// fsm
module fsm(
    input [15:0] dataIn,
    input R_I,
    input reset,
    input clk,
    output reg r_o,
    output reg [1:0] err,
    output [31:0] dataOut,
    output ready
    );
clock: 5.99 ns
lec_check: 0
abc_area: 0
cap_margin: 20
core_margin: 2
core_utilization: 70
cts_cluster_diameter: 42
cts_cluster_size: 33
gpl_timing_driven: 1
hold_slack_margin: -0.09
max_routing_layer: met4
place_density: 0.67
slew_margin: 35
tns_end_percent: 40
run.sh (not shown) runs the stock make flow with config.mk's settings and CLKGATE_MAP_FILE=.
The baseline finished but failed the layout checks on negative setup slack.
Next try:
==> flow/config.mk (replaced) <==
export PLATFORM = sky130hd
export DESIGN_NAME = fsm
export DESIGN_NICKNAME = fsm
export VERILOG_FILES = /design/flow/design.v
export SDC_FILE = /design/flow/constraint.sdc
export NUM_CORES = 4
export LEC_CHECK = 0
export CAP_MARGIN = 20
export CORE_MARGIN = 2
export CORE_UTILIZATION = 40
export SLEW_MARGIN = 20
==> flow/constraint.sdc (replaced) <==
create_clock -name core_clock -period 9.17 [get_ports {clk}]
set_input_delay 1.8340 -clock core_clock [delete_from_list [all_inputs] [get_ports {clk}]]
set_output_delay 1.8340 -clock core_clock [all_outputs]
set_load 0.01 [all_outputs]
The changed run finished with timing, DRC and antenna clean.
Global-route usage is lower by 18 points.
Worst setup slack gets better by 2.1 ns.
Clock power is lower by 43%.
Power is lower by 40%.
Design area is lower by 4.4%.
Sequential power is lower by 34%.
Combinational power is lower by 47%.
Routed wire length is lower by 0.33%.
Utilization is lower by 37 points.
Next try:
--- a/flow/config.mk
+++ b/flow/config.mk
@@ -8,4 +8,4 @@
 export CAP_MARGIN = 20
 export CORE_MARGIN = 2
-export CORE_UTILIZATION = 40
+export CORE_UTILIZATION = 64
 export SLEW_MARGIN = 20
==> flow/constraint.sdc (replaced) <==
create_clock -name core_clock -period 5.1 [get_ports {clk}]
set_input_delay 1.0200 -clock core_clock [delete_from_list [all_inputs] [get_ports {clk}]]
set_output_delay 1.0200 -clock core_clock [all_outputs]
set_load 0.01 [all_outputs]
Result: The changed run completed and failed the layout checks on negative setup slack. Setup slack got worse by 2.9 ns. Total power rises by 88%. Critical path depth increases by 2. Non-clock buffer count increases by 632. Routed wire length is about the same. Count of clock-buffer cells in the layout goes down by 15. Via count came out higher by 7.8%. Synthesized cell count is unchanged.


fsm again, from the RTL that the note above started with.
==> flow/config.mk <==
export PLATFORM = sky130hd
export DESIGN_NAME = fsm
export DESIGN_NICKNAME = fsm
export VERILOG_FILES = /design/flow/design.v
export SDC_FILE = /design/flow/constraint.sdc
export NUM_CORES = 4
export LEC_CHECK = 0
export ABC_AREA = 0
export CAP_MARGIN = 20
export CORE_MARGIN = 2
export CORE_UTILIZATION = 71
export CTS_CLUSTER_DIAMETER = 194
export CTS_CLUSTER_SIZE = 18
export GPL_TIMING_DRIVEN = 1
export PLACE_DENSITY_LB_ADDON = 0.04
export SETUP_SLACK_MARGIN = 2.38
export SLEW_MARGIN = 20
==> flow/constraint.sdc <==
create_clock -name core_clock -period 8.14 [get_ports {clk}]
set_input_delay 1.6280 -clock core_clock [delete_from_list [all_inputs] [get_ports {clk}]]
set_output_delay 1.6280 -clock core_clock [all_outputs]
set_load 0.01 [all_outputs]
The first run went through all stages and came out clean.
Edit:
==> flow/config.mk (replaced) <==
export PLATFORM = sky130hd
export DESIGN_NAME = fsm
export DESIGN_NICKNAME = fsm
export VERILOG_FILES = /design/flow/design.v
export SDC_FILE = /design/flow/constraint.sdc
export NUM_CORES = 4
export LEC_CHECK = 0
export CAP_MARGIN = 20
export CORE_MARGIN = 2
export CORE_UTILIZATION = 71
export CTS_CLUSTER_SIZE = 97
export PLACE_DENSITY_LB_ADDON = 0.04
export SETUP_SLACK_MARGIN = 2.05
export SLEW_MARGIN = 20
==> flow/constraint.sdc (replaced) <==
create_clock -name core_clock -period 7.11 [get_ports {clk}]
set_input_delay 1.4220 -clock core_clock [delete_from_list [all_inputs] [get_ports {clk}]]
set_output_delay 1.4220 -clock core_clock [all_outputs]
set_load 0.01 [all_outputs]
Effect:
- Now the flow finished but failed the layout checks on negative setup slack
- sequential cell count stays the same
- fmax hardly moves
- global-route usage grows by 1.5 points
Edit:
--- a/flow/config.mk
+++ b/flow/config.mk
@@ -8,7 +8,5 @@
 export CAP_MARGIN = 20
 export CORE_MARGIN = 2
-export CORE_UTILIZATION = 71
-export CTS_CLUSTER_SIZE = 97
-export PLACE_DENSITY_LB_ADDON = 0.04
-export SETUP_SLACK_MARGIN = 2.05
+export CORE_UTILIZATION = 72
+export PLACE_DENSITY_LB_ADDON = 0.24
 export SLEW_MARGIN = 20
==> flow/constraint.sdc (replaced) <==
create_clock -name core_clock -period 9.17 [get_ports {clk}]
set_input_delay 1.8340 -clock core_clock [delete_from_list [all_inputs] [get_ports {clk}]]
set_output_delay 1.8340 -clock core_clock [all_outputs]
set_load 0.01 [all_outputs]
This time the run went through all stages and came out clean.
Register-to-register slack improved by 1.2 ns.
Setup slack gets better by 1.2 ns.
Global-route usage went down by 0.64 points.
Count of clock-buffer cells in the layout goes down by 10.
Total power shrinks by 27%.
Maximum frequency drops by 9.9%.
Flip-flop count is unchanged.


fsm again, from the RTL that the note above started with.
Settings: LEC_CHECK=0, CAP_MARGIN=20, CELL_PAD_IN_SITES_DETAIL_PLACEMENT=2, CELL_PAD_IN_SITES_GLOBAL_PLACEMENT=1, CORE_MARGIN=6, CORE_UTILIZATION=71, GPL_ROUTABILITY_DRIVEN=0, GPL_TIMING_DRIVEN=1, PLACE_DENSITY_LB_ADDON=0.25, SLEW_MARGIN=10; clock period 8.66 ns.
The first run never finished: it broke off in detailed placement (3_5_place_dp).
==> next run, changes <==
ABC_AREA = 1   (was unset)
CELL_PAD_IN_SITES_DETAIL_PLACEMENT = unset   (was 2)
CELL_PAD_IN_SITES_GLOBAL_PLACEMENT = unset   (was 1)
CORE_MARGIN = 2   (was 6)
CORE_UTILIZATION = 68   (was 71)
GPL_ROUTABILITY_DRIVEN = unset   (was 0)
GPL_TIMING_DRIVEN = unset   (was 1)
PLACE_DENSITY_LB_ADDON = unset   (was 0.25)
SLEW_MARGIN = 20   (was 10)
clock period = 13.8 ns   (was 8.66 ns; I/O delays follow)
What happened: This time the run completed without violations. Die size shrinks slightly. Area after synthesis falls slightly. Synthesized cell count climbs by about a fifth.
==> next run, changes <==
CTS_CLUSTER_SIZE = 99   (was unset)
SETUP_SLACK_MARGIN = 4.02   (was unset)
TNS_END_PERCENT = 15   (was unset)
The changed run passed the timing, DRC and antenna checks.
Die size is unchanged.
Worst setup slack loses 0.029 ns.
Final area is about the same.
Global-route usage stays flat.
Synthesized cell count stays the same.
Critical path depth is unchanged.
Total power is higher slightly.
Clock-buffer cell count is lower by 9.
Non-clock buffer count is unchanged.
Combinational power stays flat.
==> next run, changes <==
ABC_AREA = unset   (was 1)
CORE_UTILIZATION = 59   (was 68)
CTS_CLUSTER_SIZE = unset   (was 99)
SETUP_SLACK_MARGIN = unset   (was 4.02)
TNS_END_PERCENT = unset   (was 15)
clock period = 9.17 ns   (was 13.8 ns; I/O delays follow)
Outcome: The new run completed with no timing, DRC or antenna violations; first-iteration DRC count came out lower by about 24%; die size came out higher by about 16%; global-route usage came out lower by 5.6 points.


fsm again, from the RTL that the note above started with.
Settings: LEC_CHECK=0, ABC_AREA=0, CAP_MARGIN=0, CORE_MARGIN=2, CORE_UTILIZATION=72, CTS_CLUSTER_DIAMETER=194, CTS_CLUSTER_SIZE=13, GPL_TIMING_DRIVEN=1, PLACE_DENSITY_LB_ADDON=0.04, SETUP_SLACK_MARGIN=2.38, SLEW_MARGIN=20; clock period 8.14 ns.
Rerun with:
--- a/flow/config.mk
+++ b/flow/config.mk
@@ -8,2 +8 @@
-export ABC_AREA = 0
-export CAP_MARGIN = 0
+export CAP_MARGIN = 20
@@ -12,5 +11,2 @@
-export CTS_CLUSTER_DIAMETER = 194
-export CTS_CLUSTER_SIZE = 13
-export GPL_TIMING_DRIVEN = 1
-export PLACE_DENSITY_LB_ADDON = 0.04
-export SETUP_SLACK_MARGIN = 2.38
+export CTS_CLUSTER_SIZE = 15
+export SETUP_SLACK_MARGIN = 1.08
==> flow/constraint.sdc (replaced) <==
create_clock -name core_clock -period 7.59 [get_ports {clk}]
set_input_delay 1.5180 -clock core_clock [delete_from_list [all_inputs] [get_ports {clk}]]
set_output_delay 1.5180 -clock core_clock [all_outputs]
set_load 0.01 [all_outputs]
The new run ran to the end with violations: setup timing.
Wire length went down slightly.
Die size stays the same.
Sequential power went up by a little under a tenth.
Count of clock-buffer cells in the layout went down by 18.
Flip-flop count is unchanged.
Rerun with:
--- a/flow/config.mk
+++ b/flow/config.mk
@@ -11,2 +11,2 @@
-export CTS_CLUSTER_SIZE = 15
-export SETUP_SLACK_MARGIN = 1.08
+export CTS_CLUSTER_SIZE = 10
+export PLACE_DENSITY = 0.37
==> flow/constraint.sdc (replaced) <==
create_clock -name core_clock -period 6.06 [get_ports {clk}]
set_input_delay 1.2120 -clock core_clock [delete_from_list [all_inputs] [get_ports {clk}]]
set_output_delay 1.2120 -clock core_clock [all_outputs]
set_load 0.01 [all_outputs]
After rerunning:
- The changed run completed and failed the layout checks on setup timing
- synthesized area stays the same
- cell area grows by a few percent
- wire length grows by a few percent
- sequential power grows by a quarter to a third
Rerun with:
--- a/flow/config.mk
+++ b/flow/config.mk
@@ -10,3 +10,2 @@
-export CORE_UTILIZATION = 72
-export CTS_CLUSTER_SIZE = 10
-export PLACE_DENSITY = 0.37
+export CORE_UTILIZATION = 71
+export CTS_CLUSTER_SIZE = 19
==> flow/constraint.sdc (replaced) <==
create_clock -name core_clock -period 7.33 [get_ports {clk}]
set_input_delay 1.4660 -clock core_clock [delete_from_list [all_inputs] [get_ports {clk}]]
set_output_delay 1.4660 -clock core_clock [all_outputs]
set_load 0.01 [all_outputs]
What happened: The changed run completed and failed the layout checks on setup timing; power goes down by about a fifth; setup slack improves by 1.6 ns; final area goes down by a few percent; combinational power goes down by well over a third; wire length goes down by a few percent; critical path depth stays the same; register-to-register slack improves by 1.6 ns; clock skew is about the same; global-route usage goes down by 2.1 points.


Starting RTL as in the previous note.
==> flow/design.v (excerpt) <==
module fsm(
    input [15:0] dataIn,
    input R_I,
    input reset,
    input clk,
    output reg r_o,
    output reg [1:0] err,
    output [31:0] dataOut,
    output ready
    );
    reg [3:0] state;
    reg [31:0] reg_x;
    reg [31:0] reg_n;
    reg [31:0] counter;
    reg [31:0] step1;
    reg [31:0] step2;
    reg fr_i;
    reg fr_flag;
    wire fr_o;
    wire fr_res;
    reg incr_i;
    reg incr_flag;
    wire incr_o;
    wire [31:0] inc_res;
    reg sm_ri;
    reg sm_flag;
    wire sm_ro;
    wire [31:0] sm_res;
    reg dl_ri;
    reg dl_flag;
    wire dl_ro;
    wire [31:0] dl_res;
    reg pw_ri;
    reg pw_flag;
    wire pw_ro;
    wire pw_err;
    wire [31:0] pw_res;
    always@(posedge clk)
    begin
        if(reset)
        begin
            state <= 0;
            fr_i <= 0;
            incr_i <= 0;
            sm_ri <= 0;
            dl_ri <= 0;
            pw_ri <= 0;
        end
        else
        begin
            case(state)
                4'b0000:
                begin
                    reg_x <= 0;
  ...
Settings: LEC_CHECK=0, ABC_AREA=1, CAP_MARGIN=15, CELL_PAD_IN_SITES_DETAIL_PLACEMENT=2, CELL_PAD_IN_SITES_GLOBAL_PLACEMENT=1, CORE_MARGIN=2, CORE_UTILIZATION=47, CTS_CLUSTER_DIAMETER=194, GPL_TIMING_DRIVEN=1, HOLD_SLACK_MARGIN=0.04, PLACE_DENSITY_LB_ADDON=0.04, SLEW_MARGIN=35, TNS_END_PERCENT=55; clock period 6.12 ns.
The first run never finished: it broke off in 4_1_cts.
Next try:
Settings changed: ABC_AREA 1 to 0, CAP_MARGIN 15 to 20, CELL_PAD_IN_SITES_DETAIL_PLACEMENT 2 to unset, CELL_PAD_IN_SITES_GLOBAL_PLACEMENT 1 to unset, CORE_UTILIZATION 47 to 71, CTS_CLUSTER_SIZE set to 18, HOLD_SLACK_MARGIN 0.04 to unset, SETUP_SLACK_MARGIN set to 1.32, TNS_END_PERCENT 55 to unset.
Clock period 6.12 ns to 8.31 ns, I/O delays scaled along.
With this change the flow finished clean; die area goes down by 33%; synthesized cell count goes down by 17%; area after synthesis goes up by 1.1%.
Next try:
Settings changed: ABC_AREA 0 to unset, CTS_CLUSTER_DIAMETER 194 to unset, CTS_CLUSTER_SIZE 18 to 21, GPL_TIMING_DRIVEN 1 to unset, PLACE_DENSITY_LB_ADDON 0.04 to unset, SETUP_SLACK_MARGIN 1.32 to unset, SLEW_MARGIN 35 to 20.
Clock period 8.31 ns to 7.11 ns, I/O delays scaled along.
Now the flow produced a layout that fails on negative setup slack.
Die area does not change.
Power came out higher by 35%.
Hold slack barely changes.
Final area climbs by 2.4%.
Register-to-register slack got worse by 0.92 ns.
Routed wire length increases by 1.5%.
Next try:
Settings changed: CTS_CLUSTER_SIZE 21 to 98, PLACE_DENSITY_LB_ADDON set to 0.06, SETUP_SLACK_MARGIN set to 2.16.
Clock period 7.11 ns to 7.33 ns, I/O delays scaled along.
The new run finished but fails on negative setup slack.
Combinational power came out higher by about 50%.
Routed wire length increases by 11%.
Count of clock-buffer cells in the layout is unchanged.
Clock skew shrinks by 0.014 ns.
Utilization grows by 3.4 points.
Area after synthesis stays the same.
Clock power falls by about 3%.
Total power grows by about 4.7%.
No activity file was given, so power comes from the tool's default toggle rates.
